`design.v`:
```
module DCIM (
    input clk,
    input rst_n,
    input in_valid,
    input [127:0] in_data1,
    input [127:0] in_data2,
    input [127:0] in_data3,
    input [127:0] in_data4, 
    output reg out_valid,
    output reg [12:0] O1,
    output reg [12:0] O2,
    output reg [12:0] O3,
    output reg [12:0] O4
);
reg [127:0] in_data1_dff, in_data2_dff, in_data3_dff, in_data4_dff;
always @(posedge clk) begin
    in_data1_dff <= in_data1;
    in_data2_dff <= in_data2;
    in_data3_dff <= in_data3;
    in_data4_dff <= in_data4;
end
reg in_valid_dff, in_valid_d2, in_valid_d3, in_valid_d4, in_valid_d5, in_valid_d6, in_valid_d7, in_valid_d8;
reg [1:0] cnt;
always @(posedge clk or negedge rst_n) begin
    if (!rst_n) begin
        in_valid_dff <= 1'b0;
        in_valid_d2 <= 1'b0;
        in_valid_d3 <= 1'b0;
        in_valid_d4 <= 1'b0;
        in_valid_d5 <= 1'b0;
        in_valid_d6 <= 1'b0;
        in_valid_d7 <= 1'b0;
        in_valid_d8 <= 1'b0;
    end
    else begin
        in_valid_dff <= in_valid;
        in_valid_d2 <= in_valid_dff;
        in_valid_d3 <= in_valid_d2;
        in_valid_d4 <= in_valid_d3;
        in_valid_d5 <= in_valid_d4;
        in_valid_d6 <= in_valid_d5;
        in_valid_d7 <= in_valid_d6;
        in_valid_d8 <= in_valid_d7;
    end
end
reg [4:0] sum1_1 [0:15], sum2_1 [0:15], sum3_1 [0:15], sum4_1 [0:15];
reg [5:0] sum1_2 [0:7], sum2_2 [0:7], sum3_2 [0:7], sum4_2 [0:7];
reg [6:0] sum1_3 [0:3], sum2_3 [0:3], sum3_3 [0:3], sum4_3 [0:3];
reg [7:0] sum1_4 [0:1], sum2_4 [0:1], sum3_4 [0:1], sum4_4 [0:1];
reg [8:0] sum1_5, sum2_5, sum3_5, sum4_5;
generate
    genvar i_1;
    for (i_1 = 0; i_1 < 16; i_1 = i_1 + 1) begin
        always @(posedge clk) begin
            sum1_1[i_1] <= in_data1_dff[127-i_1*8:124-i_1*8] + in_data1_dff[123-i_1*8:120-i_1*8];
            sum2_1[i_1] <= in_data2_dff[127-i_1*8:124-i_1*8] + in_data2_dff[123-i_1*8:120-i_1*8];
            sum3_1[i_1] <= in_data3_dff[127-i_1*8:124-i_1*8] + in_data3_dff[123-i_1*8:120-i_1*8];
            sum4_1[i_1] <= in_data4_dff[127-i_1*8:124-i_1*8] + in_data4_dff[123-i_1*8:120-i_1*8];
        end
    end
endgenerate
generate
    genvar i_2;
    for (i_2 = 0; i_2 < 8; i_2 = i_2 + 1) begin
        always @(posedge clk) begin
            sum1_2[i_2] <= sum1_1[i_2*2] + sum1_1[i_2*2+1];
            sum2_2[i_2] <= sum2_1[i_2*2] + sum2_1[i_2*2+1];
            sum3_2[i_2] <= sum3_1[i_2*2] + sum3_1[i_2*2+1];
            sum4_2[i_2] <= sum4_1[i_2*2] + sum4_1[i_2*2+1];
        end
    end
endgenerate
generate
    genvar i_3;
    for (i_3 = 0; i_3 < 4; i_3 = i_3 + 1) begin
        always @(posedge clk) begin
            sum1_3[i_3] <= sum1_2[i_3*2] + sum1_2[i_3*2+1];
            sum2_3[i_3] <= sum2_2[i_3*2] + sum2_2[i_3*2+1];
            sum3_3[i_3] <= sum3_2[i_3*2] + sum3_2[i_3*2+1];
            sum4_3[i_3] <= sum4_2[i_3*2] + sum4_2[i_3*2+1];
        end
    end
endgenerate
generate
    genvar i_4;
    for (i_4 = 0; i_4 < 2; i_4 = i_4 + 1) begin
        always @(posedge clk) begin
            sum1_4[i_4] <= sum1_3[i_4*2] + sum1_3[i_4*2+1];
            sum2_4[i_4] <= sum2_3[i_4*2] + sum2_3[i_4*2+1];
            sum3_4[i_4] <= sum3_3[i_4*2] + sum3_3[i_4*2+1];
            sum4_4[i_4] <= sum4_3[i_4*2] + sum4_3[i_4*2+1];
        end
    end
endgenerate
always @(posedge clk) begin
    sum1_5 <= sum1_4[0] + sum1_4[1];
    sum2_5 <= sum2_4[0] + sum2_4[1];
    sum3_5 <= sum3_4[0] + sum3_4[1];
    sum4_5 <= sum4_4[0] + sum4_4[1];
end
always @(posedge clk or negedge rst_n) begin
    if (!rst_n) begin
        cnt <= 2'd0;
    end
    else begin
        if (in_valid_d6) begin
            cnt <= cnt + 1;
        end
    end
end
reg [12:0] sum1, sum2, sum3, sum4;
always @(posedge clk or negedge rst_n) begin
    if (!rst_n) begin
        sum1 <= 13'b0;
        sum2 <= 13'b0;
        sum3 <= 13'b0;
        sum4 <= 13'b0;
    end
    else begin
        if (in_valid_d6) begin
            if (~|cnt) begin
                sum1 <= sum1_5;
                sum2 <= sum2_5;
                sum3 <= sum3_5;
                sum4 <= sum4_5;
            end else begin
                sum1 <= {sum1[11:0], 1'b0} + sum1_5;
                sum2 <= {sum2[11:0], 1'b0} + sum2_5;
                sum3 <= {sum3[11:0], 1'b0} + sum3_5;
                sum4 <= {sum4[11:0], 1'b0} + sum4_5;
            end
        end
    end
end
always @(posedge clk or negedge rst_n) begin
    if (!rst_n) begin
        O1 <= 13'b0;
        O2 <= 13'b0;
        O3 <= 13'b0;
        O4 <= 13'b0;
    end
    else begin
        if (in_valid_d7 & ~|cnt) begin
            O1 <= sum1;
            O2 <= sum2;
            O3 <= sum3;
            O4 <= sum4;
        end 
        else begin
            O1 <= 13'b0;
            O2 <= 13'b0;
            O3 <= 13'b0;
            O4 <= 13'b0;
        end
    end
end
always @(posedge clk or negedge rst_n) begin
    if (!rst_n) begin
        out_valid <= 1'b0;
    end
    else begin
        if (in_valid_d7 & ~|cnt) begin
            out_valid <= 1'b1;
        end
        else begin
            out_valid <= 1'b0;
        end
    end
end
endmodule
```
`config.mk`:
```
export PLATFORM = sky130hd
export DESIGN_NAME = DCIM
export DESIGN_NICKNAME = DCIM
export VERILOG_FILES = /design/flow/design.v
export SDC_FILE = /design/flow/constraint.sdc
export NUM_CORES = 4
export LEC_CHECK = 0
export ABC_AREA = 0
export CAP_MARGIN = 20
export CORE_MARGIN = 2
export CORE_UTILIZATION = 72
export CTS_CLUSTER_DIAMETER = 372
export CTS_CLUSTER_SIZE = 14
export GPL_ROUTABILITY_DRIVEN = 0
export HOLD_SLACK_MARGIN = -0.09
export MIN_ROUTING_LAYER = met1
export SETUP_SLACK_MARGIN = 0.26
export SLEW_MARGIN = 15
```
`constraint.sdc`:
```
create_clock -name core_clock -period 2.02 [get_ports {clk}]
set_input_delay 0.4040 -clock core_clock [delete_from_list [all_inputs] [get_ports {clk}]]
set_output_delay 0.4040 -clock core_clock [all_outputs]
set_load 0.01 [all_outputs]
```
`run.sh`:
```
#!/bin/bash
# the make line also repeats each setting of config.mk as NAME=value (left out here)
make -C /OpenROAD-flow-scripts/flow DESIGN_CONFIG=/design/flow/config.mk WORK_HOME=/design/flow/orfs CLKGATE_MAP_FILE= finish
```
==> out/metrics.cfg, run 1 <==
[synth]
ys_sh_adder_pct=20.9
flop_cell=dfxtp_1
synth-edff-count=0
synth_warnings=17
netlist_top_cells_count=dfxtp_1 (1236), ha_1 (633), inv_1 (398)
ys_cells=4120
ys_sh_xor_pct=6.40
async_flop_share_pct=8.44
mux_share_pct=0.279
synth-area-yosys_mm2=0.0503
synth_nets=5396
syn_avg_cell_area_um2=12.2
ys_seq_share_pct=54.9
ys_types=51
syn_area_mm2=0.0503
synthCells=4120
synth.largest_area_cell=dfxtp_1
netlist.area_leader.share_pct=49.2
ys_top_cells_by_area=dfxtp_1 (49%), ha_1 (16%), dfrtp_1 (5.7%), xnor2_1 (5.4%), fa_1 (5.1%)
synth_flop_count=1350
aoi_share_pct=8.91
top_logic_kind=adder cells
synth_top_cell_by_count=dfxtp_1
simple_gate_area_share_pct=5.45

[final_timing]
finalClockPeriodUsage_pct=105
layout_setup_ws_ps=-104
skew_ps=16.3
setup_tns_ps=-466
worst_slew_pin_slew_ps=763
whs_ps=167
period_needed_ps=2120
max-slew-margin-rel_pct=49.1
timing.final.max_slew_violations=0
rsz0062_at_grt=yes
finalSetupViolations=11
hold_viol_final=0
fmax_mhz=471

[placement]
hpwl_mm=79.3
placed_area_mm2=0.0573
numPlacedInstances=5608
port_buffers=567

[outcome]
status=complete, but fails checks
check-failures=negative setup slack

[detailed_routing]
routedWlPerCell_um=19.9
drtPass1Iterations=5
drt_iter0_drc=1782
ant_nets=0
vias_per_cell=5.50
dr_total_vias=32000
post-route-drc-count=0
wirelength_mm=116

[setup_path]
required_ps=2560
worstSetupEndpointType=register
worstPathArrival_ps=2670
path_cells=ha_4, buf_4, buf_6, buf_6, a211oi_4, o31ai_4, o31ai_2, xnor2_1, a221o_1
startpoint_type=register
crit_family=AND-OR/OR-AND gates
r2r-start=sum1[0]$_DFFE_PN0P_
max_stage_delay_ps=410
critPathMostFrequentCell=buf_6
r2r_end=sum1[8]$_DFFE_PN0P_
cp_num_cells=9
cp-startpoint=sum1[0]$_DFFE_PN0P_
critPathCapture=sum1[8]$_DFFE_PN0P_
critPathBufInv=3
slowest_stage=dfrtp_1
crit_path_max_fanout=2
critPathKind=reg2reg
r2r_cells=9
r2r_setup_slack_ps=-100

[power_and_ir_drop]
p_int_mw=61.1
p_comb_mw=37.6
clkPwrFrac_pct=19.9
ir_drop_uv=1020
p_seq_mw=36.9
swShare_pct=34.3
switchingPower_mw=31.8
p_seq_share_pct=39.7
p_leak_nw=28.7
largestPowerGroup=combinational cells
power_density_mw_per_mm2=1510
powerClk_mw=18.4
p_comb_share_pct=40.4

[die]
core_area_mm2=0.0688
die_area_mm2=0.0719
rows=96
die_width_um=268
initCoreUtil_pct=73.0
pin_count=568
dieHeight_um=268

[min_path]
hold_depth=1
min_path_type=in2reg
min_to=in_data3_dff[118]$_DFF_P_
hp-start=in_data3[118]

[grt]
antenna_found_initial=22
grt_pass1_vias=33800
grt_max_degree=111
grt-ovfl-total=0
track_usage_pct=30.8
grt_pass1_wl_mm=172

[layout]
logic_area_mm2=0.0221
stdcell_count=5813
utilization_pct=89.5
stdcell_area_mm2=0.0616
nets=6123
ff_latch_area_mm2=0.0276
nFillCells=2974
areaGrowthSynthToFinish_pct=22.5

[cts]
numCtsBuffers=106
cts_root_buffer=clkbuf_16
clock_latency_ps=670
tritoncts=yes
clkTransAtPathRegs_ps=70
clk_path_buf_depth=3
clock_sinks=1350
cts-htree-levels=3

[job]
maxCapViolCount=0
warning_count=35

==> area by class of cell <==
| cell class | count | share of cell area [%] |
|---|---|---|
| clock buffer | 124 | 4.45 |
| multi-input combinational | 2343 | 35.9 |
| tap | 931 | 1.89 |
| timing repair buffer | 648 | 10.3 |
| inverter | 398 | 2.43 |
| sequential | 1350 | 44.9 |
| antenna | 13 | 0.0528 |
| clock inverter | 6 | 0.134 |
==> per-stage QoR <==
stage	total power [mW]	setup WS, ps
detailed placement	68.0	-17.3
finish	92.9	-104
global route	97.7	-140
floorplan	58.8	78.2
CTS	89.4	-10.2
global placement	66.6	44.2
==> repair_timing <==
action / in CTS / in global routing
gates resized: 161 / 120
hold buffers: 1 / 0
hold endpoints to repair: 26 / 0
endpoints found under the setup margin: 94 / 82
setup buffers: 36 / 25
pin swaps: 86 / 86
==> per-layer routing <==
layer | wire [µm] | share of wire [%] | global-route usage [%] | vias to the layer above
li1 | - | - | - | 15200
met1 | 43900 | 38 | 35.2 | 15400
met2 | 60000 | 52 | 56.3 | 1066
met3 | 6510 | 5.6 | 5.65 | 328
met4 | 5200 | 4.5 | 12.9 | 14
met5 | 85 | 0.074 | 0 | -
==> run 2, diff against run 1 <==
Settings changed: ABC_AREA 0 to not set, CTS_CLUSTER_DIAMETER 372 to 318, CTS_CLUSTER_SIZE 14 to 37, GPL_ROUTABILITY_DRIVEN 0 to not set, HOLD_SLACK_MARGIN -0.09 to 0.29, MIN_ROUTING_LAYER met1 to not set, SETUP_SLACK_MARGIN 0.26 to 0.5, SLEW_MARGIN 15 to 20.
Clock period 2.02 ns to 1.75 ns, I/O delays scaled along.
==> run 2 against run 1 <==
Net effect:
- the flow now stops in global routing (5_1_grt)
- synthesized cell count is the same
- area after synthesis unchanged
- die size unchanged
==> out/metrics.cfg, run 2 <==
[die]
core_area_mm2=0.0688  ; unchanged
pin_count=568  ; unchanged
dieHeight_um=268  ; unchanged
rows=96  ; unchanged
die_width_um=268  ; unchanged
die_area_mm2=0.0719  ; unchanged
initCoreUtil_pct=73.0  ; unchanged

[synth]
synth-edff-count=0  ; unchanged
ys_seq_share_pct=54.9  ; unchanged
top_logic_kind=adder cells
mux_share_pct=0.279  ; unchanged
flop_cell=dfxtp_1
ys_top_cells_by_area=dfxtp_1 (49%), ha_1 (16%), dfrtp_1 (5.7%), xnor2_1 (5.4%), fa_1 (5.1%)
ys_cells=4120  ; unchanged
netlist.area_leader.share_pct=49.2  ; unchanged
async_flop_share_pct=8.44  ; unchanged
ys_types=51  ; unchanged
synth_warnings=17  ; unchanged
netlist_top_cells_count=dfxtp_1 (1236), ha_1 (633), inv_1 (398)
syn_area_mm2=0.0503  ; unchanged
ys_sh_xor_pct=6.40  ; unchanged
syn_avg_cell_area_um2=12.2  ; unchanged
aoi_share_pct=8.91  ; unchanged
synth-area-yosys_mm2=0.0503  ; unchanged
synth.largest_area_cell=dfxtp_1
synthCells=4120  ; unchanged
synth_nets=5396  ; unchanged
synth_top_cell_by_count=dfxtp_1
synth_flop_count=1350  ; unchanged
ys_sh_adder_pct=20.9  ; unchanged
simple_gate_area_share_pct=5.45  ; unchanged

[placement]
placed_area_mm2=0.0585  ; +2.0%
gp_congestion=0.866
pre_cts_ws_ps=-297  ; -280 ps
hpwl_mm=81.3  ; +2.5%
port_buffers=567  ; unchanged

[outcome]
status=aborted with a tool error
stop_stage=global routing (5_1_grt)
tool.error=[ERROR DPL-0038] Utilization greater than 100%, impossible to legalize

[cts]
numCtsBuffers=42  ; -60%
clock_sinks=1350  ; unchanged
cts_root_buffer=clkbuf_16
clk_path_buf_depth=3  ; unchanged
cts-htree-levels=2  ; -1

run 2: through the flow:
| stage | power (mW) | TNS [ps] | utilization (%) | std cells |
|---|---|---|---|---|
| 4_1_cts | 103 | -3700 | 96.9 | 6320 |
| 3_5_place_dp | 82.8 | -4170 | 85.0 | 5637 |
| 3_3_place_gp | 81.0 | -2700 | 85.0 | 5637 |
| 2_1_floorplan | 70.8 | -1470 | - | 4120 |
run 2: timing repair:
item	4_1_cts
cloned	6
hold buffers	514
endpoints found under the setup margin	450
pin swaps	212
buffers inserted	110
gates resized	467
endpoints found under the hold margin	627
==> run 3, diff against run 2 <==
Settings changed: ABC_AREA set to 0, CTS_CLUSTER_DIAMETER 318 to 381, CTS_CLUSTER_SIZE 37 to 15, HOLD_SLACK_MARGIN 0.29 to not set, PLACE_DENSITY_LB_ADDON set to 0.01, SETUP_SLACK_MARGIN 0.5 to 0.23.
Clock period 1.75 ns to 1.01 ns, I/O delays scaled along.
==> run 3 against run 2 <==
Net effect:
- the flow stops in clock tree synthesis (4_1_cts)
- area after synthesis stayed put
- synthesized cell count unchanged
- die size is the same
==> out/metrics.cfg, run 3 <==
[synth]
syn_avg_cell_area_um2=12.2  ; unchanged
ys_seq_share_pct=54.9  ; unchanged
netlist.area_leader.share_pct=49.2  ; unchanged
synth.largest_area_cell=dfxtp_1
top_logic_kind=adder cells
ys_sh_adder_pct=20.9  ; unchanged
ys_sh_xor_pct=6.40  ; unchanged
netlist_top_cells_count=dfxtp_1 (1236), ha_1 (633), inv_1 (398)
simple_gate_area_share_pct=5.45  ; unchanged
aoi_share_pct=8.91  ; unchanged
synth_flop_count=1350  ; unchanged
synth-edff-count=0  ; unchanged
synthCells=4120  ; unchanged
synth_warnings=17  ; unchanged
ys_top_cells_by_area=dfxtp_1 (49%), ha_1 (16%), dfrtp_1 (5.7%), xnor2_1 (5.4%), fa_1 (5.1%)
flop_cell=dfxtp_1
mux_share_pct=0.279  ; unchanged
async_flop_share_pct=8.44  ; unchanged
syn_area_mm2=0.0503  ; unchanged
ys_cells=4120  ; unchanged
synth_nets=5396  ; unchanged
synth-area-yosys_mm2=0.0503  ; unchanged
ys_types=51  ; unchanged
synth_top_cell_by_count=dfxtp_1

[outcome]
status=aborted with a tool error
stop_stage=clock tree synthesis (4_1_cts)
tool.error=[ERROR DPL-0038] Utilization greater than 100%, impossible to legalize

[die]
initCoreUtil_pct=73.0  ; unchanged
die_area_mm2=0.0719  ; unchanged
pin_count=568  ; unchanged
die_width_um=268  ; unchanged
dieHeight_um=268  ; unchanged
rows=96  ; unchanged
core_area_mm2=0.0688  ; unchanged

[placement]
port_buffers=567  ; unchanged
hpwl_mm=95.0  ; +17%
pre_cts_ws_ps=-1030  ; -731 ps
gp_congestion=0.878  ; +1.4%
numPlacedInstances=6118  ; +8.5%

[run 3: per-stage QoR]
stage	power [mW]	hold WS, ps	instance area [µm²]
after floorplan	123	-93.6	51800
after global placement	154	100	62400
after detailed placement	160	108	62400
==> run 4, diff against run 3 <==
Settings changed: CORE_UTILIZATION 72 to 40, CTS_CLUSTER_DIAMETER 381 to not set, CTS_CLUSTER_SIZE 15 to 13, HOLD_SLACK_MARGIN set to 0.18, MAX_ROUTING_LAYER set to met4, PLACE_DENSITY_LB_ADDON 0.01 to not set, SETUP_SLACK_MARGIN 0.23 to 0.06, TNS_END_PERCENT set to 15.
Clock period 1.01 ns to 2.4 ns, I/O delays scaled along.
==> run 4 against run 3 <==
Net effect:
- the run now finishes clean
- die size increased by 79%
- area after synthesis is the same
- synthesized cell count stayed put
==> out/metrics.cfg, run 4 <==
[outcome]
status=no timing/DRC/antenna violations

[placement]
gp_congestion=0.820  ; -6.6%
pre_cts_ws_ps=136  ; +1160 ps
placed_area_mm2=0.0580  ; -7.0%
hpwl_mm=79.9  ; -16%
numPlacedInstances=6322  ; +3.3%
port_buffers=567  ; unchanged

[detailed_routing]
wirelength_mm=106
ant_nets=0
routedWlPerCell_um=15.0
met3_length_mm=4.37
vias_per_cell=4.45
drt_iter0_drc=1070
highest_layer=met4
wl_met1_mm=45.8
post-route-drc-count=0
dr_total_vias=31500
met2_length_mm=53.1
drtPass1Iterations=5

[layout]
stdcell_count=7084
stdcell_area_mm2=0.0678
nets=6567
utilization_pct=54.2
areaGrowthSynthToFinish_pct=34.9

[setup_path]
r2r-start=sum1[0]$_DFFE_PN0P_
crit_path_max_fanout=4
startpoint_type=register
required_ps=3020
r2r_end=sum1[7]$_DFFE_PN0P_
r2r_setup_slack_ps=130
critPathBufInv=1
slowest_stage=fa_1
critPathCapture=sum1[7]$_DFFE_PN0P_
crit_family=simple AND/OR/NAND/NOR gates
worstPathArrival_ps=2890
path_cells=ha_1, inv_1, fa_1, nor2b_1, o31a_1, o22ai_1, and4b_1, or3_1
critPathKind=reg2reg
worstSetupEndpointType=register
r2r_cells=8
cp-startpoint=sum1[0]$_DFFE_PN0P_
cp_num_cells=8
max_stage_delay_ps=390

[synth]
ys_types=51  ; unchanged
synth_flop_count=1350  ; unchanged
synth.largest_area_cell=dfxtp_1
syn_avg_cell_area_um2=12.2  ; unchanged
ys_cells=4120  ; unchanged
syn_area_mm2=0.0503  ; unchanged
mux_share_pct=0.279  ; unchanged
synth_top_cell_by_count=dfxtp_1
synthCells=4120  ; unchanged
synth_nets=5396  ; unchanged
aoi_share_pct=8.91  ; unchanged
ys_seq_share_pct=54.9  ; unchanged
top_logic_kind=adder cells
synth-area-yosys_mm2=0.0503  ; unchanged
synth_warnings=17  ; unchanged
flop_cell=dfxtp_1
ys_top_cells_by_area=dfxtp_1 (49%), ha_1 (16%), dfrtp_1 (5.7%), xnor2_1 (5.4%), fa_1 (5.1%)
ys_sh_adder_pct=20.9  ; unchanged
netlist.area_leader.share_pct=49.2  ; unchanged
simple_gate_area_share_pct=5.45  ; unchanged
netlist_top_cells_count=dfxtp_1 (1236), ha_1 (633), inv_1 (398)
ys_sh_xor_pct=6.40  ; unchanged
async_flop_share_pct=8.44  ; unchanged
synth-edff-count=0  ; unchanged

[die]
rows=130  ; +35%
die_width_um=358  ; +34%
dieHeight_um=358  ; +34%
die_area_mm2=0.128  ; +79%
pin_count=568  ; unchanged
initCoreUtil_pct=40.2  ; -33 points
core_area_mm2=0.125  ; +82%

[final_timing]
finalClockPeriodUsage_pct=94.6
setup_tns_ps=0
finalSetupViolations=0
whs_ps=232
rsz0062_at_grt=yes
fmax_mhz=440
hold_viol_final=0
skew_ps=22.0
max-slew-margin-rel_pct=52.4
timing.final.max_slew_violations=0
period_needed_ps=2270
layout_setup_ws_ps=130
worst_slew_pin_slew_ps=708

[job]
warning_count=28
maxCapViolCount=0

[grt]
grt-ovfl-total=0
grt_pass1_vias=33300
antenna_found_initial=28
grt_max_degree=62
track_usage_pct=17.3
grt_pass1_wl_mm=168

[min_path]
hold_depth=1
hp-start=in_data3[101]
min_to=in_data3_dff[101]$_DFF_P_
min_path_type=in2reg

[power_and_ir_drop]
switchingPower_mw=25.1
p_seq_share_pct=38.6
swShare_pct=31.4
clkPwrFrac_pct=28.5
power_density_mw_per_mm2=1180
finalPower_mw=79.8
p_int_mw=54.8
p_comb_share_pct=33.0
p_comb_mw=26.3
p_seq_mw=30.8
largestPowerGroup=registers
ir_drop_uv=634
powerClk_mw=22.7
p_leak_nw=31.2

[cts]
postCtsSetupRepairBufs=0
clkTransAtPathRegs_ps=60
clock_latency_ps=750
cts-htree-levels=4
cts_root_buffer=clkbuf_16
numCtsBuffers=147
clock_sinks=1350
clk_path_buf_depth=3
tritoncts=yes

## run 4: layer usage
| metal | vias up | global-route usage (%) |
|---|---|---|
| met5 | - | - |
| met2 | 576 | 29.8 |
| met1 | 14500 | 19.8 |
| met3 | 200 | 3.52 |
| met4 | 0 | 6.11 |
| li1 | 16200 | - |
## run 4: area by class of cell
type	count	area, µm²
clock buffers	211	4300
fillers	10500	57300
repair buffers	1051	10500
diodes	25	62.6
well taps	1650	2060
flip-flops and latches	1350	27600
inverters	398	1490
multi-input cells	2343	21100
clock inverters	56	667
## run 4: what timing repair did
action | CTS | global route
gates resized | 1 | 1
cloned | 0 | 0
setup endpoints to repair | 1 | 4
hold buffers | 468 | 2
endpoints found under the hold margin | 581 | 2
==> run 5, diff against run 4 <==
Settings changed: ABC_AREA 0 to not set, CTS_CLUSTER_SIZE 13 to not set, HOLD_SLACK_MARGIN 0.18 to not set, MAX_ROUTING_LAYER met4 to not set, SETUP_SLACK_MARGIN 0.06 to 0.18, TNS_END_PERCENT 15 to not set.
Clock period 2.4 ns to 2.31 ns, I/O delays scaled along.
==> run 5 against run 4 <==
Net effect:
- hold slack got worse by 100 ps
- worst setup slack improved by 130 ps
- maximum frequency increased by 11%
- power rose by 3.9%
- sequential share of layout area increased by 2.9 points
- utilization is 3.6 points lower
==> out/metrics.cfg, run 5 <==
[layout]
nFillCells=10900  ; +4.4%
utilization_pct=50.6  ; -3.6 points
nets=6114  ; -6.9%
areaGrowthSynthToFinish_pct=26.0

[synth]
ys_cells=4120  ; unchanged
synth_nets=5396  ; unchanged
netlist_top_cells_count=dfxtp_1 (1236), ha_1 (633), inv_1 (398)
synth_flop_count=1350  ; unchanged
synth-edff-count=0  ; unchanged
syn_avg_cell_area_um2=12.2  ; unchanged
top_logic_kind=adder cells
aoi_share_pct=8.91  ; unchanged
synthCells=4120  ; unchanged
mux_share_pct=0.279  ; unchanged
netlist.area_leader.share_pct=49.2  ; unchanged
synth_top_cell_by_count=dfxtp_1
ys_seq_share_pct=54.9  ; unchanged
simple_gate_area_share_pct=5.45  ; unchanged
ys_top_cells_by_area=dfxtp_1 (49%), ha_1 (16%), dfrtp_1 (5.7%), xnor2_1 (5.4%), fa_1 (5.1%)
flop_cell=dfxtp_1
synth-area-yosys_mm2=0.0503  ; unchanged
ys_sh_xor_pct=6.40  ; unchanged
syn_area_mm2=0.0503  ; unchanged
synth_warnings=17  ; unchanged
async_flop_share_pct=8.44  ; unchanged
ys_types=51  ; unchanged
ys_sh_adder_pct=20.9  ; unchanged
synth.largest_area_cell=dfxtp_1

[die]
rows=130  ; unchanged
initCoreUtil_pct=40.2  ; unchanged
pin_count=568  ; unchanged
die_area_mm2=0.128  ; unchanged
dieHeight_um=358  ; unchanged
die_width_um=358  ; unchanged
core_area_mm2=0.125  ; unchanged

[setup_path]
worstSetupEndpointType=register
required_ps=2940  ; -80 ps
crit_path_max_fanout=4  ; unchanged
path_cells=ha_2, inv_1, fa_2, nor2b_2, o31a_1, o22ai_2, and4b_1, or3_1
max_stage_delay_ps=350  ; -40 ps
worstPathArrival_ps=2680  ; -210 ps
r2r_setup_slack_ps=260  ; +130 ps
critPathBufInv=1  ; unchanged
cp-startpoint=sum4[0]$_DFFE_PN0P_
critPathKind=reg2reg
slowest_stage=dfrtp_1
crit_family=simple AND/OR/NAND/NOR gates
critPathCapture=sum4[7]$_DFFE_PN0P_
startpoint_type=register
r2r_end=sum4[7]$_DFFE_PN0P_
r2r_cells=8  ; unchanged
r2r-start=sum4[0]$_DFFE_PN0P_
cp_num_cells=8  ; unchanged

[power_and_ir_drop]
ir_drop_uv=668  ; +5.5%
swShare_pct=31.6  ; +0.22 points
clkPwrFrac_pct=28.7  ; +0.2 points
largestPowerGroup=registers
p_comb_share_pct=32.8  ; -0.2 points
switchingPower_mw=26.2  ; +4.6%
p_comb_mw=27.2  ; +3%
powerClk_mw=23.8  ; +5%
p_int_mw=56.7  ; +3.5%
p_seq_share_pct=38.6  ; about the same
power_density_mw_per_mm2=1310  ; +11%
p_seq_mw=32.0  ; +4%
p_leak_nw=29.6  ; -5.0%

[detailed_routing]
post-route-drc-count=0  ; unchanged
highest_layer=met5
dr_total_vias=29300  ; -7.1%
vias_per_cell=4.43  ; -0.55%
ant_nets=0  ; unchanged
routedWlPerCell_um=15.2  ; +1.3%
met2_length_mm=49.2  ; -7.3%
wl_met1_mm=43.5  ; -5.0%
drt_iter0_drc=983  ; -8.1%
drtPass1Iterations=6  ; +1
wirelength_mm=101  ; -5.4%
met3_length_mm=5.18  ; +19%

[placement]
gp_congestion=0.813  ; -0.77%
port_buffers=567  ; unchanged
hpwl_mm=79.6  ; -0.34%

[final_timing]
fmax_mhz=488  ; +11%
worst_slew_pin_slew_ps=668  ; -39.5 ps
max-slew-margin-rel_pct=55.4  ; +3.0 points
setup_tns_ps=0  ; unchanged
finalClockPeriodUsage_pct=88.8  ; -5.8 points
period_needed_ps=2050  ; -219 ps
timing.final.max_slew_violations=0  ; unchanged
hold_viol_final=0  ; unchanged
finalSetupViolations=0  ; unchanged
skew_ps=28.4  ; +6.42 ps
rsz0062_at_grt=yes

[job]
warning_count=28  ; unchanged
maxCapViolCount=0  ; unchanged

[grt]
antenna_found_initial=22  ; -21%
grt-ovfl-total=0  ; unchanged
grt_max_degree=61  ; -1.6%
grt_pass1_vias=30600  ; -8.0%
grt_pass1_wl_mm=158  ; -5.9%
track_usage_pct=15.9  ; -1.3 points

[min_path]
hold_depth=1  ; unchanged
min_path_type=in2reg
min_to=in_data4_dff[109]$_DFF_P_
hp-start=in_data4[109]

[cts]
cts-htree-levels=4  ; unchanged
clk_path_buf_depth=3  ; unchanged
clock_sinks=1350  ; unchanged
numCtsBuffers=147  ; unchanged
tritoncts=yes
cts_root_buffer=clkbuf_16
clkTransAtPathRegs_ps=60  ; about the same
clock_latency_ps=770  ; +20 ps

[outcome]
status=no timing/DRC/antenna violations

[run 5: cell type report]
type	count	area, µm²	share of cell area (%)
clock inverter	59	759	1.20
multi-input combinational	2343	21200	33.4
antenna	11	27.5	0.0435
clock buffer	209	4270	6.74
inverter	398	1490	2.36
sequential	1350	27600	43.6
timing repair buffer	598	5920	9.35
tap	1650	2060	3.26
[run 5: metal layers]
layer | up-vias | global-route usage (%)
met2 | 489 | 27.4
met3 | 176 | 4.06
met4 | 20 | 5.87
li1 | 15300 | -
met1 | 13400 | 19.2
met5 | - | 0
[run 5: timing repair]
item	4_1_cts	5_1_grt
gates resized	63	19
endpoints found under the hold margin	46	0
pin swaps	3	6
buffers inserted	11	6
endpoints found under the setup margin	58	21
hold buffers	1	0
[run 5: per-stage QoR]
step	hold slack [ps]	setup WS [ps]	cell area, µm²	power, mW	instances
after CTS	44.7	181	63100	84.1	6601
after global routing	70.7	137	63300	89.2	6611
after detailed placement	335	47.8	58000	59.6	6321
after global placement	332	134	58000	59.2	6321
after floorplan	166	258	50300	51.1	4120
final	130	259	63300	82.9	6618
==> run 6, diff against run 5 <==
Settings changed: ABC_AREA set to 1, CAP_MARGIN 20 to 0, CORE_UTILIZATION 40 to 72, CTS_CLUSTER_DIAMETER set to 346, CTS_CLUSTER_SIZE set to 15, GPL_ROUTABILITY_DRIVEN set to 0, MIN_ROUTING_LAYER set to met1, PLACE_DENSITY set to 0.65, SETUP_SLACK_MARGIN 0.18 to -0.16, SLEW_MARGIN 20 to 15.
Clock period 2.31 ns to 2.48 ns, I/O delays scaled along.
==> run 6 against run 5 <==
Net effect:
- clock power down about 40%
- via count is 14% higher
- combinational power fell by 8.8%
- clock skew down 12 ps
- critical endpoint is now O2[1]
- largest cell class unchanged
==> out/metrics.cfg, run 6 <==
[outcome]
status=no timing/DRC/antenna violations

[layout]
nets=6604  ; +8.0%
stdcell_area_mm2=0.0605  ; -4.5%
areaGrowthSynthToFinish_pct=18.7

[die]
die_width_um=270  ; -25%
pin_count=568  ; unchanged
core_area_mm2=0.0700  ; -44%
rows=97  ; -25%
dieHeight_um=270  ; -25%
initCoreUtil_pct=72.7  ; +33 points
die_area_mm2=0.0729  ; -43%

[grt]
antenna_found_initial=13  ; -41%
grt-ovfl-total=0  ; unchanged
grt_pass1_vias=35300  ; +16%
grt_max_degree=52  ; -15%
track_usage_pct=28.7  ; +13 points
grt_pass1_wl_mm=169  ; +6.9%

[detailed_routing]
wirelength_mm=104  ; +3.7%
ant_nets=0  ; unchanged
vias_per_cell=5.28  ; +19%
drtPass1Iterations=6  ; unchanged
post-route-drc-count=0  ; unchanged
drt_iter0_drc=1771  ; +80%
dr_total_vias=33300  ; +14%
routedWlPerCell_um=16.6  ; +8.9%

[cts]
clkTransAtPathRegs_ps=70  ; about the same
numCtsBuffers=99  ; -33%
cts-htree-levels=3  ; -1
tritoncts=yes
clock_sinks=1350  ; unchanged
clk_path_buf_depth=3  ; unchanged
cts_root_buffer=clkbuf_16
clock_latency_ps=660  ; -110 ps

[synth]
synth_top_cell_by_count=dfxtp_1
ys_sh_xor_pct=5.83  ; -0.57 points
netlist_top_cells_count=dfxtp_1 (1236), ha_1 (633), nand2_1 (619)
mux_share_pct=0  ; -0.28 points
synth_warnings=17  ; unchanged
aoi_share_pct=6.60  ; -2.3 points
synth-edff-count=0  ; unchanged
flop_cell=dfxtp_1
ys_seq_share_pct=54.2  ; -0.72 points
simple_gate_area_share_pct=8.03  ; +2.6 points
async_flop_share_pct=8.44  ; unchanged
synth-area-yosys_mm2=0.0509  ; +1.3%
netlist.area_leader.share_pct=48.6  ; -0.64 points
ys_cells=4671  ; +13%
synthCells=4671  ; +13%
top_logic_kind=adder cells
synth.largest_area_cell=dfxtp_1
ys_sh_adder_pct=20.6  ; -0.27 points
syn_area_mm2=0.0509  ; +1.3%
synth_flop_count=1350  ; unchanged
syn_avg_cell_area_um2=10.9  ; -11%
ys_types=32  ; -37%
synth_nets=5947  ; +10%
ys_top_cells_by_area=dfxtp_1 (49%), ha_1 (16%), dfrtp_1 (5.6%), fa_1 (5.0%), nand2_1 (4.6%)

[placement]
placed_area_mm2=0.0578  ; -0.46%
hpwl_mm=77.9  ; -2.1%
port_buffers=567  ; unchanged

[setup_path]
worstSetupEndpointType=output pin
r2r-start=cnt[0]$_DFFE_PN0P_
r2r_end=sum2[7]$_DFFE_PN0P_
cp-startpoint=O2[1]$_DFF_PN0_
crit_path_max_fanout=1  ; -3
max_stage_delay_ps=650  ; +300 ps
cp_num_cells=1  ; -7
worstPathArrival_ps=1680  ; -1000 ps
r2r_cells=7  ; -1
slowest_stage=clkdlybuf4s50_1
critPathKind=reg2out
critPathBufInv=1  ; unchanged
startpoint_type=register
r2r_setup_slack_ps=510  ; +250 ps
crit_family=buffers and inverters
path_cells=clkdlybuf4s50_1
required_ps=1980  ; -960 ps
critPathCapture=O2[1]

[power_and_ir_drop]
p_comb_mw=24.8  ; -8.8%
switchingPower_mw=23.8  ; -9.3%
p_comb_share_pct=36.1  ; +3.3 points
p_leak_nw=29.1  ; -1.7%
p_seq_mw=29.7  ; -7.2%
p_seq_share_pct=43.1  ; +4.5 points
largestPowerGroup=registers
clkPwrFrac_pct=20.8  ; -7.9 points
power_density_mw_per_mm2=1140  ; -13%
ir_drop_uv=721  ; +7.8%
powerClk_mw=14.3  ; -40%
finalPower_mw=68.9  ; -17%
swShare_pct=34.6  ; +2.9 points
p_int_mw=45.1  ; -21%

[final_timing]
max-slew-margin-rel_pct=57.9  ; +2.4 points
rsz0062_at_grt=no
fmax_mhz=460
period_needed_ps=2170
timing.final.max_slew_violations=0  ; unchanged
worst_slew_pin_slew_ps=631  ; -37.6 ps
finalClockPeriodUsage_pct=87.7  ; -1.1 points
skew_ps=16.6  ; -11.9 ps
finalSetupViolations=0  ; unchanged
hold_viol_final=0  ; unchanged
setup_tns_ps=0  ; unchanged

[min_path]
min_path_type=in2reg
min_to=in_data4_dff[125]$_DFF_P_
hold_depth=1  ; unchanged
hp-start=in_data4[125]

[job]
maxCapViolCount=0  ; unchanged
warning_count=28  ; unchanged

-- run 6: cell type report --
class | instances | area, µm²
well taps | 940 | 1180
inverters | 615 | 2310
flip-flops and latches | 1350 | 27600
clock buffers | 119 | 2590
clock inverters | 5 | 55.1
repair buffers | 579 | 5800
multi-input cells | 2683 | 20900
fillers | 3626 | 9570
diodes | 10 | 25.0
-- run 6: what timing repair did --
| action | CTS | global route |
|---|---|---|
| setup buffers | 0 | 0 |
| endpoints found under the setup margin | 0 | 0 |
| hold endpoints to repair | 33 | 0 |
| gates resized | 0 | 0 |
| hold buffers | 1 | 0 |
-- run 6: per-stage QoR --
| stage | hold WS [ps] | worst slack, ps | instances | util, % |
|---|---|---|---|---|
| floorplan | 200 | 895 | 4671 | - |
| global placement | 334 | 750 | 6166 | 82.5 |
| detailed placement | 337 | 632 | 6166 | 82.5 |
| CTS | 242 | 262 | 6291 | 86.3 |
| global route | 247 | 285 | 6301 | 86.3 |
| finish | 273 | 305 | 6301 | 86.3 |
-- run 6: metal layers --
metal  vias to the layer above  track usage (%)  routed length, µm
li1                      16400                -                  -
met1                     15700             32.5              40700
met2                       862             54.4              55200
met3                       242             3.81               4230
met4                         6             11.4               4100
met5                         -                0                 41
==> run 7, diff against run 6 <==
Settings changed: ABC_AREA 1 to not set, CAP_MARGIN 0 to 20, CORE_UTILIZATION 72 to 40, CTS_CLUSTER_DIAMETER 346 to 256, CTS_CLUSTER_SIZE 15 to not set, GPL_ROUTABILITY_DRIVEN 0 to 1, HOLD_SLACK_MARGIN set to 0.17, MAX_ROUTING_LAYER set to met4, MIN_ROUTING_LAYER met1 to not set, PLACE_DENSITY 0.65 to not set, PLACE_DENSITY_LB_ADDON set to 0.15, SETUP_SLACK_MARGIN -0.16 to not set, SLEW_MARGIN 15 to 20.
Clock period 2.48 ns to 2.69 ns, I/O delays scaled along.
==> run 7 against run 6 <==
Net effect:
- area after synthesis down 1.3%
- non-clock buffer count rose by 368
- highest routed layer is now met4
- critical path type is now reg2reg
- count of clock-buffer cells in the layout grew 98
- sequential share of layout area down 4.3 points
==> out/metrics.cfg, run 7 <==
[synth]
synth.largest_area_cell=dfxtp_1
synthCells=4120  ; -12%
synth_nets=5396  ; -9.3%
ys_top_cells_by_area=dfxtp_1 (49%), ha_1 (16%), dfrtp_1 (5.7%), xnor2_1 (5.4%), fa_1 (5.1%)
synth_top_cell_by_count=dfxtp_1
flop_cell=dfxtp_1
async_flop_share_pct=8.44  ; unchanged
synth_flop_count=1350  ; unchanged
ys_sh_xor_pct=6.40  ; +0.57 points
syn_avg_cell_area_um2=12.2  ; +12%
synth_warnings=17  ; unchanged
aoi_share_pct=8.91  ; +2.3 points
mux_share_pct=0.279  ; +0.28 points
simple_gate_area_share_pct=5.45  ; -2.6 points
syn_area_mm2=0.0503  ; -1.3%
ys_sh_adder_pct=20.9  ; +0.27 points
ys_types=51  ; +59%
synth-area-yosys_mm2=0.0503  ; -1.3%
ys_cells=4120  ; -12%
ys_seq_share_pct=54.9  ; +0.72 points
netlist_top_cells_count=dfxtp_1 (1236), ha_1 (633), inv_1 (398)
top_logic_kind=adder cells
synth-edff-count=0  ; unchanged
netlist.area_leader.share_pct=49.2  ; +0.64 points

[placement]
port_buffers=567  ; unchanged
gp_congestion=0.798
placed_area_mm2=0.0580  ; +0.39%
pre_cts_ws_ps=366  ; -266 ps
hpwl_mm=79.0  ; +1.4%

[final_timing]
max-slew-margin-rel_pct=41.1  ; -17 points
setup_tns_ps=0  ; unchanged
rsz0062_at_grt=no
skew_ps=19.2  ; +2.63 ps
finalClockPeriodUsage_pct=87.2  ; -0.51 points
hold_viol_final=0  ; unchanged
layout_setup_ws_ps=345  ; +39.5 ps
whs_ps=219  ; -54.3 ps
fmax_mhz=426
worst_slew_pin_slew_ps=876  ; +246 ps
finalSetupViolations=0  ; unchanged
period_needed_ps=2350
timing.final.max_slew_violations=0  ; unchanged

[cts]
post_cts_resized=0  ; unchanged
tritoncts=yes
numCtsBuffers=149  ; +51%
cts_root_buffer=clkbuf_16
clock_sinks=1350  ; unchanged
clock_latency_ps=770  ; +110 ps
postCtsSetupRepairBufs=0  ; unchanged
cts-htree-levels=4  ; +1
clkTransAtPathRegs_ps=60  ; about the same
clk_path_buf_depth=3  ; unchanged

[setup_path]
slowest_stage=fa_1
max_stage_delay_ps=390  ; -260 ps
required_ps=3320  ; +1340 ps
r2r_cells=8  ; +1
worstSetupEndpointType=register
cp_num_cells=8  ; +7
cp-startpoint=sum1[0]$_DFFE_PN0P_
crit_path_max_fanout=4  ; +3
worstPathArrival_ps=2980  ; +1300 ps
critPathKind=reg2reg
crit_family=simple AND/OR/NAND/NOR gates
r2r-start=sum1[0]$_DFFE_PN0P_
path_cells=ha_1, inv_1, fa_1, nor2b_1, o31a_1, o22ai_1, and4b_1, or3_1
critPathBufInv=1  ; unchanged
r2r_end=sum1[7]$_DFFE_PN0P_
critPathCapture=sum1[7]$_DFFE_PN0P_
r2r_setup_slack_ps=340  ; -170 ps
startpoint_type=register

[power_and_ir_drop]
p_comb_mw=23.3  ; -6%
clkPwrFrac_pct=28.4  ; +7.6 points
ir_drop_uv=606  ; -16%
swShare_pct=31.6  ; -3.0 points
p_seq_mw=27.4  ; -7.7%
p_comb_share_pct=32.9  ; -3.2 points
switchingPower_mw=22.4  ; -5.9%
power_density_mw_per_mm2=1060  ; -6.7%
p_seq_share_pct=38.7  ; -4.4 points
p_leak_nw=30.7  ; +5.6%
powerClk_mw=20.2  ; +41%
largestPowerGroup=registers
p_int_mw=48.5  ; +7.7%

[grt]
grt_pass1_wl_mm=163  ; -3.4%
grt_util_met2_pct=28.6  ; -26 points
antenna_found_initial=16  ; +3
track_usage_pct=16.7  ; -12 points
use_met3_pct=3.39  ; -0.41 points
grt_pass1_vias=32600  ; -7.8%
grt-ovfl-total=0  ; unchanged
grt_use_met1_pct=19.6  ; -13 points
grt_max_degree=47  ; -9.6%
busiest_layer=met2

[detailed_routing]
ant_nets=0  ; unchanged
post-route-drc-count=0  ; unchanged
dr_total_vias=30700  ; -7.8%
vias_per_cell=4.40  ; -17%
drtPass1Iterations=5  ; -1
drt_iter0_drc=1014  ; -43%
routedWlPerCell_um=14.7  ; -11%
wirelength_mm=103  ; -1.5%

[min_path]
min_to=in_data3_dff[84]$_DFF_P_
hp-start=in_data3[84]
min_path_type=in2reg
hold_depth=1  ; unchanged

[layout]
nFillCells=10700  ; +200%
areaGrowthSynthToFinish_pct=32.7
nets=6465  ; -2.1%
stdcell_area_mm2=0.0667  ; +10%

[die]
initCoreUtil_pct=40.2  ; -33 points
die_width_um=358  ; +33%
dieHeight_um=358  ; +33%
pin_count=568  ; unchanged
rows=130  ; +34%
die_area_mm2=0.128  ; +76%
core_area_mm2=0.125  ; +79%

[job]
warning_count=27  ; -3.6%
maxCapViolCount=0  ; unchanged

[outcome]
status=no timing/DRC/antenna violations

==> run 7: metal layers <==
metal	share of wire, %	vias up	routed length, µm
met1	44	14000	45500
met3	4.1	180	4230
met2	49	546	50400
met5	0	-	0
li1	-	16000	-
met4	2.6	0	2660
==> run 7: through the flow <==
step / std cells / util, % / power (mW)
4_1_cts: 6954 / 53.3 / 72.3
3_3_place_gp: 6322 / 46.4 / 50.9
3_5_place_dp: 6322 / 46.4 / 51.2
2_1_floorplan: 4120 / - / 43.9
6_report: 6967 / 53.3 / 70.9
5_1_grt: 6965 / 53.3 / 76.3
==> run 7: area by class of cell <==
type | count | area, µm² | share of cell area [%]
Timing Repair Buffer | 947 | 9450 | 14.2
Tap cell | 1650 | 2060 | 3.10
Clock buffer | 217 | 4410 | 6.61
Sequential cell | 1350 | 27600 | 41.4
Antenna cell | 13 | 32.5 | 0.0488
Clock inverter | 49 | 592 | 0.887
Inverter | 398 | 1490 | 2.24
Multi-Input combinational cell | 2343 | 21100 | 31.6
==> run 7: timing repair <==
action | CTS | global route
setup endpoints to repair | 0 | 0
hold buffers | 366 | 0
endpoints found under the hold margin | 427 | 0
==> run 8, diff against run 7 <==
Settings changed: CORE_UTILIZATION 40 to 66, CTS_CLUSTER_DIAMETER 256 to not set, GPL_ROUTABILITY_DRIVEN 1 to not set, HOLD_SLACK_MARGIN 0.17 to not set, MAX_ROUTING_LAYER met4 to not set, PLACE_DENSITY_LB_ADDON 0.15 to not set.
Clock period 2.69 ns to 1.19 ns, I/O delays scaled along.
==> run 8 against run 7 <==
Net effect:
- die size is 39% lower
- the flow now stops in clock tree synthesis (4_1_cts)
- area after synthesis stayed put
- synthesized cell count stayed put
==> out/metrics.cfg, run 8 <==
[synth]
simple_gate_area_share_pct=5.45  ; unchanged
netlist.area_leader.share_pct=49.2  ; unchanged
synth-edff-count=0  ; unchanged
ys_top_cells_by_area=dfxtp_1 (49%), ha_1 (16%), dfrtp_1 (5.7%), xnor2_1 (5.4%), fa_1 (5.1%)
mux_share_pct=0.279  ; unchanged
synthCells=4120  ; unchanged
synth_top_cell_by_count=dfxtp_1
flop_cell=dfxtp_1
ys_types=51  ; unchanged
syn_avg_cell_area_um2=12.2  ; unchanged
ys_seq_share_pct=54.9  ; unchanged
synth_flop_count=1350  ; unchanged
synth-area-yosys_mm2=0.0503  ; unchanged
ys_cells=4120  ; unchanged
synth_warnings=17  ; unchanged
synth.largest_area_cell=dfxtp_1
async_flop_share_pct=8.44  ; unchanged
aoi_share_pct=8.91  ; unchanged
top_logic_kind=adder cells
ys_sh_adder_pct=20.9  ; unchanged
netlist_top_cells_count=dfxtp_1 (1236), ha_1 (633), inv_1 (398)
syn_area_mm2=0.0503  ; unchanged
synth_nets=5396  ; unchanged
ys_sh_xor_pct=6.40  ; unchanged

[die]
dieHeight_um=280  ; -22%
die_area_mm2=0.0784  ; -39%
rows=101  ; -22%
pin_count=568  ; unchanged
initCoreUtil_pct=66.4  ; +26 points
die_width_um=280  ; -22%
core_area_mm2=0.0757  ; -39%

[placement]
hpwl_mm=75.7  ; -4.3%
gp_congestion=0.851  ; +6.7%
pre_cts_ws_ps=-819  ; -1180 ps
port_buffers=567  ; unchanged
numPlacedInstances=5997  ; -5.1%

[outcome]
stop_stage=clock tree synthesis (4_1_cts)
status=aborted with a tool error
tool.error=[ERROR DPL-0038] Utilization greater than 100%, impossible to legalize

[run 8: metrics by stage]
step,util [%],instance area [µm²]
3_5_place_dp,80.6,61000
3_3_place_gp,80.6,61000
2_1_floorplan,-,51600
==> run 9, diff against run 8 <==
Settings changed: ABC_AREA set to 1, CAP_MARGIN 20 to 40, CORE_UTILIZATION 66 to 72, CTS_CLUSTER_SIZE set to 98, PLACE_DENSITY_LB_ADDON set to 0.05.
Clock period 1.19 ns to 1.21 ns, I/O delays scaled along.
==> run 9 against run 8 <==
Net effect:
- the flow again stops in clock tree synthesis (4_1_cts)
- area after synthesis up 1.3%
- die size down 7.0%
- synthesized cell count up 13%
==> out/metrics.cfg, run 9 <==
[outcome]
tool.error=[ERROR DPL-0038] Utilization greater than 100%, impossible to legalize
status=aborted with a tool error
stop_stage=clock tree synthesis (4_1_cts)

[synth]
ys_sh_xor_pct=5.83  ; -0.57 points
simple_gate_area_share_pct=8.03  ; +2.6 points
synthCells=4671  ; +13%
synth_flop_count=1350  ; unchanged
mux_share_pct=0  ; -0.28 points
netlist.area_leader.share_pct=48.6  ; -0.64 points
syn_avg_cell_area_um2=10.9  ; -11%
top_logic_kind=adder cells
netlist_top_cells_count=dfxtp_1 (1236), ha_1 (633), nand2_1 (619)
ys_seq_share_pct=54.2  ; -0.72 points
synth.largest_area_cell=dfxtp_1
synth_warnings=17  ; unchanged
ys_sh_adder_pct=20.6  ; -0.27 points
flop_cell=dfxtp_1
syn_area_mm2=0.0509  ; +1.3%
synth-edff-count=0  ; unchanged
synth_top_cell_by_count=dfxtp_1
synth-area-yosys_mm2=0.0509  ; +1.3%
ys_types=32  ; -37%
ys_cells=4671  ; +13%
ys_top_cells_by_area=dfxtp_1 (49%), ha_1 (16%), dfrtp_1 (5.6%), fa_1 (5.0%), nand2_1 (4.6%)
synth_nets=5947  ; +10%
async_flop_share_pct=8.44  ; unchanged
aoi_share_pct=6.60  ; -2.3 points

[placement]
hpwl_mm=93.8  ; +24%
placed_area_mm2=0.0614  ; +0.67%
port_buffers=567  ; unchanged
numPlacedInstances=6458  ; +7.7%
pre_cts_ws_ps=-438  ; +381 ps
gp_congestion=0.893  ; +5.0%

[die]
dieHeight_um=270  ; -3.6%
core_area_mm2=0.0700  ; -7.5%
initCoreUtil_pct=72.7  ; +6.3 points
rows=97  ; -4.0%
die_area_mm2=0.0729  ; -7.0%
die_width_um=270  ; -3.6%
pin_count=568  ; unchanged

run 9: per-stage QoR:
stage | util [%] | setup TNS (ps)
2_1_floorplan | - | -10400
3_5_place_dp | 87.7 | -47310
3_3_place_gp | 87.7 | -29160
==> run 10, diff against run 9 <==
Settings changed: CAP_MARGIN 40 to 20, CORE_UTILIZATION 72 to 65, CTS_CLUSTER_DIAMETER set to 372, CTS_CLUSTER_SIZE 98 to not set, GPL_ROUTABILITY_DRIVEN set to 0, MIN_ROUTING_LAYER set to met1, PLACE_DENSITY_LB_ADDON 0.05 to not set, SETUP_SLACK_MARGIN set to 0.07, SLEW_MARGIN 20 to 15.
Clock period 1.21 ns to 2.02 ns, I/O delays scaled along.
==> run 10 against run 9 <==
Net effect:
- the run now finishes clean
- die size grew 11%
- area after synthesis stayed put
- synthesized cell count is the same
==> out/metrics.cfg, run 10 <==
[synth]
syn_area_mm2=0.0509  ; unchanged
syn_avg_cell_area_um2=10.9  ; unchanged
flop_cell=dfxtp_1
ys_seq_share_pct=54.2  ; unchanged
ys_sh_xor_pct=5.83  ; unchanged
async_flop_share_pct=8.44  ; unchanged
simple_gate_area_share_pct=8.03  ; unchanged
netlist.area_leader.share_pct=48.6  ; unchanged
ys_cells=4671  ; unchanged
aoi_share_pct=6.60  ; unchanged
ys_top_cells_by_area=dfxtp_1 (49%), ha_1 (16%), dfrtp_1 (5.6%), fa_1 (5.0%), nand2_1 (4.6%)
synth_warnings=17  ; unchanged
top_logic_kind=adder cells
netlist_top_cells_count=dfxtp_1 (1236), ha_1 (633), nand2_1 (619)
synthCells=4671  ; unchanged
synth.largest_area_cell=dfxtp_1
mux_share_pct=0  ; unchanged
ys_types=32  ; unchanged
synth-edff-count=0  ; unchanged
synth-area-yosys_mm2=0.0509  ; unchanged
synth_top_cell_by_count=dfxtp_1
synth_flop_count=1350  ; unchanged
ys_sh_adder_pct=20.6  ; unchanged
synth_nets=5947  ; unchanged

[detailed_routing]
ant_nets=0
wirelength_mm=98.0
drt_iter0_drc=1316
dr_total_vias=32400
drtPass1Iterations=7
vias_per_cell=4.97
post-route-drc-count=0
routedWlPerCell_um=15.0

[setup_path]
worstSetupEndpointType=output pin
critPathCapture=O2[4]
crit_path_max_fanout=1
crit_family=flip-flops
cp-startpoint=O2[4]$_DFF_PN0_
worstPathArrival_ps=1430
r2r_end=sum1_4[0][6]$_DFF_P_
critPathBufInv=1
r2r_cells=10
r2r_setup_slack_ps=210
required_ps=1620
critPathKind=reg2out
r2r-start=sum1_3[0][0]$_DFF_P_
startpoint_type=register
path_cells=dlygate4sd2_1
slowest_stage=dfrtp_1
max_stage_delay_ps=420
cp_num_cells=1

[power_and_ir_drop]
swShare_pct=33.3
p_comb_share_pct=32.8
ir_drop_uv=869
powerClk_mw=24.9
power_density_mw_per_mm2=1460
p_int_mw=60.9
largestPowerGroup=registers
p_comb_mw=30.0
finalPower_mw=91.3
p_seq_share_pct=39.9
switchingPower_mw=30.4
clkPwrFrac_pct=27.3
p_seq_mw=36.5
p_leak_nw=30.3

[cts]
clock_latency_ps=730
clock_sinks=1350
tritoncts=yes
clk_path_buf_depth=3
postCtsSetupRepairBufs=0
cts_root_buffer=clkbuf_16
cts-htree-levels=4
clkTransAtPathRegs_ps=60
numCtsBuffers=137

[grt]
grt_pass1_wl_mm=161
grt_max_degree=53
grt_pass1_vias=34200
antenna_found_initial=5
grt-ovfl-total=0
track_usage_pct=24.7

[layout]
ff_latch_area_mm2=0.0276
nets=6641
nFillCells=4930
areaGrowthSynthToFinish_pct=22.6
logic_area_mm2=0.0209
utilization_pct=80.6

[final_timing]
timing.final.max_slew_violations=0
finalClockPeriodUsage_pct=90.9
fmax_mhz=544
period_needed_ps=1840
setup_tns_ps=0
hold_viol_final=0
max-slew-margin-rel_pct=63.5
finalSetupViolations=0
skew_ps=24.2
worst_slew_pin_slew_ps=547
rsz0062_at_grt=no

[die]
initCoreUtil_pct=65.7  ; -7.0 points
pin_count=568  ; unchanged
dieHeight_um=284  ; +5.2%
die_width_um=284  ; +5.2%
core_area_mm2=0.0775  ; +11%
rows=102  ; +5.2%
die_area_mm2=0.0806  ; +11%

[placement]
port_buffers=567  ; unchanged
hpwl_mm=74.3  ; -21%

[outcome]
status=no timing/DRC/antenna violations

[job]
maxCapViolCount=0
warning_count=28

[min_path]
hold_depth=1
min_path_type=in2reg
hp-start=in_data1[10]
min_to=in_data1_dff[10]$_DFF_P_

## run 10: repair_timing
| item | CTS | global route |
|---|---|---|
| gates resized | 53 | 2 |
| endpoints found under the hold margin | 114 | 0 |
| hold buffers | 1 | 0 |
| endpoints found under the setup margin | 53 | 1 |
## run 10: routing by layer
metal  routed length, µm  global-route usage, %  vias up
li1                    -                      -    16600
met1               39600                   28.2    14900
met2               51400                   46.2      684
met3                4270                   4.38      194
met4                2710                   8.52        4
met5                  23                      0        -
## run 10: stage by stage
stage | hold WS, ps | cell area [µm²] | instances | setup slack [ps]
3_5_place_dp | 340 | 57900 | 6265 | 237
2_1_floorplan | 108 | 50900 | 4671 | 435
4_1_cts | 70.5 | 62400 | 6518 | 148
5_1_grt | 88.8 | 62400 | 6522 | 91.1
3_3_place_gp | 334 | 57900 | 6265 | 331
6_report | 116 | 62400 | 6523 | 183
## run 10: final cells by class
cell class | instances | share of cell area [%]
diodes | 5 | 0.0200
clock buffers | 213 | 6.68
clock inverters | 39 | 0.659
inverters | 615 | 3.70
multi-input cells | 2683 | 33.5
flip-flops and latches | 1350 | 44.2
well taps | 1040 | 2.08
repair buffers | 578 | 9.19
==> run 11, diff against run 10 <==
Settings changed: CAP_MARGIN 20 to 35, CORE_ASPECT_RATIO set to 1.36, CORE_UTILIZATION 65 to 48, CTS_CLUSTER_DIAMETER 372 to 391, GPL_ROUTABILITY_DRIVEN 0 to not set, HOLD_SLACK_MARGIN set to 0.2, MIN_ROUTING_LAYER met1 to not set, SETUP_SLACK_MARGIN 0.07 to 0.11, SLEW_MARGIN 15 to 20, TNS_END_PERCENT set to 85.
Clock period 2.02 ns to 1.39 ns, I/O delays scaled along.
==> run 11 against run 10 <==
Net effect:
- now fails the layout checks on negative setup slack
- clock power is 51% higher
- wire length is 15% higher
- largest power group is now combinational cells
- sequential share of layout area is 6.6 points lower
- worst setup slack worse by 470 ps
- synthesized cell count stayed put
- hold slack better by 230 ps
- combinational power is 110% higher
- critical endpoint is now O2[3]
- count of clock-buffer cells in the layout is 7 lower
==> out/metrics.cfg, run 11 <==
[synth]
simple_gate_area_share_pct=8.03  ; unchanged
mux_share_pct=0  ; unchanged
synth_warnings=17  ; unchanged
synth-area-yosys_mm2=0.0509  ; unchanged
ys_sh_adder_pct=20.6  ; unchanged
flop_cell=dfxtp_1
synth.largest_area_cell=dfxtp_1
netlist_top_cells_count=dfxtp_1 (1236), ha_1 (633), nand2_1 (619)
ys_top_cells_by_area=dfxtp_1 (49%), ha_1 (16%), dfrtp_1 (5.6%), fa_1 (5.0%), nand2_1 (4.6%)
netlist.area_leader.share_pct=48.6  ; unchanged
syn_area_mm2=0.0509  ; unchanged
synth_nets=5947  ; unchanged
aoi_share_pct=6.60  ; unchanged
synth-edff-count=0  ; unchanged
top_logic_kind=adder cells
syn_avg_cell_area_um2=10.9  ; unchanged
synth_top_cell_by_count=dfxtp_1
ys_sh_xor_pct=5.83  ; unchanged
ys_types=32  ; unchanged
synth_flop_count=1350  ; unchanged
ys_cells=4671  ; unchanged
async_flop_share_pct=8.44  ; unchanged
ys_seq_share_pct=54.2  ; unchanged
synthCells=4671  ; unchanged

[power_and_ir_drop]
switchingPower_mw=52.6  ; +73%
swShare_pct=33.5  ; +0.22 points
ir_drop_uv=1260  ; +45%
clkPwrFrac_pct=23.9  ; -3.4 points
p_comb_share_pct=41.0  ; +8.2 points
finalPower_mw=157  ; +72%
powerClk_mw=37.5  ; +51%
p_seq_mw=55.1  ; +51%
power_density_mw_per_mm2=2120  ; +45%
p_leak_nw=33.9  ; +12%
p_seq_share_pct=35.1  ; -4.8 points
largestPowerGroup=combinational cells
p_int_mw=104  ; +71%
p_comb_mw=64.3  ; +110%

[die]
initCoreUtil_pct=48.3  ; -17 points
die_area_mm2=0.109  ; +35%
dieHeight_um=384  ; +35%
rows=139  ; +36%
pin_count=568  ; unchanged
core_area_mm2=0.105  ; +36%
die_width_um=283  ; -0.21%

[setup_path]
slowest_stage=dfrtp_1
critPathBufInv=2  ; +1
path_cells=buf_12, buf_6
r2r_cells=11  ; +1
r2r_end=sum2[11]$_DFFE_PN0P_
worstPathArrival_ps=1400  ; -30 ps
r2r-start=sum2[0]$_DFFE_PN0P_
r2r_setup_slack_ps=-240  ; -450 ps
crit_family=flip-flops
max_stage_delay_ps=400  ; -20 ps
critPathKind=reg2out
worstSetupEndpointType=output pin
cp_num_cells=2  ; +1
critPathCapture=O2[3]
cp-startpoint=O2[3]$_DFF_PN0_
startpoint_type=register
crit_path_max_fanout=1  ; unchanged
required_ps=1110  ; -510 ps

[final_timing]
max-slew-margin-rel_pct=74.5  ; +11 points
skew_ps=24.3  ; +0.117 ps
hold_viol_final=0  ; unchanged
worst_slew_pin_slew_ps=382  ; -165 ps
timing.final.max_slew_violations=0  ; unchanged
finalClockPeriodUsage_pct=121  ; +30 points
rsz0062_at_grt=yes
finalSetupViolations=99  ; +99
period_needed_ps=1680
layout_setup_ws_ps=-289  ; -472 ps
fmax_mhz=596

[detailed_routing]
dr_total_vias=35400  ; +9.1%
wl_met1_mm=44.3  ; +12%
post-route-drc-count=0  ; unchanged
vias_per_cell=4.63  ; -6.8%
met2_length_mm=61.4  ; +19%
highest_layer=met5
ant_nets=0  ; unchanged
drtPass1Iterations=4  ; -3
met3_length_mm=3.88  ; -9.0%
drt_iter0_drc=965  ; -27%
routedWlPerCell_um=14.8  ; -1.5%
wirelength_mm=113  ; +15%

[job]
warning_count=30  ; +7.1%
maxCapViolCount=0  ; unchanged

[min_path]
hold_depth=0  ; -1
hp-start=in_valid_d3$_DFF_PN0_
min_path_type=reg2reg
min_to=in_valid_d4$_DFF_PN0_

[cts]
clock_sinks=1350  ; unchanged
clock_latency_ps=740  ; about the same
cts_root_buffer=clkbuf_16
numCtsBuffers=135  ; -1.5%
clkTransAtPathRegs_ps=60  ; about the same
tritoncts=yes
clk_path_buf_depth=3  ; unchanged
cts-htree-levels=4  ; unchanged

[placement]
pre_cts_ws_ps=-241  ; -479 ps
numPlacedInstances=6774  ; +8.1%
port_buffers=567  ; unchanged
hpwl_mm=78.6  ; +5.8%
gp_congestion=0.857

[grt]
grt_pass1_vias=38000  ; +11%
track_usage_pct=20.9  ; -3.8 points
grt_max_degree=67  ; +26%
antenna_found_initial=4  ; -1
grt-ovfl-total=0  ; unchanged
grt_pass1_wl_mm=183  ; +14%

[layout]
nets=7391  ; +11%
areaGrowthSynthToFinish_pct=45.5
stdcell_count=7633  ; +17%

[outcome]
status=complete, but fails checks
check-failures=negative setup slack

run 11: timing repair:
action / CTS / global route
endpoints found under the setup margin: 346 / 509
pin swaps: 275 / 239
hold endpoints to repair: 627 / 39
hold buffers: 515 / 1
setup buffers: 77 / 34
resized: 802 / 299
run 11: routing by layer:
layer | global-route usage [%] | vias up
met2 | 40.4 | 586
met1 | 22.6 | 16500
li1 | - | 18100
met4 | 7.79 | 4
met5 | 0 | -
met3 | 3.33 | 218
run 11: cell type report:
cell class	count	area (µm²)
clock inverter	37	602
antenna	2	5.00
tap	1410	1760
clock buffer	206	4060
inverter	615	2320
fill	7556	31300
sequential	1350	27900
multi-input combinational	2683	24600
timing repair buffer	1330	12900
run 11: metrics by stage:
step / util (%) / setup TNS [ps] / instance area (µm²) / hold slack (ps)
2_1_floorplan: - / -1140 / 51800 / -17.6
3_3_place_gp: 57.2 / -3330 / 60300 / 118
3_5_place_dp: 57.2 / -4570 / 60300 / 118
4_1_cts: 69.1 / -13530 / 72800 / 350
5_1_grt: 70.3 / -19150 / 74100 / 360
6_report: 70.3 / -10810 / 74100 / 345
Power and IR drop assume default switching activity.
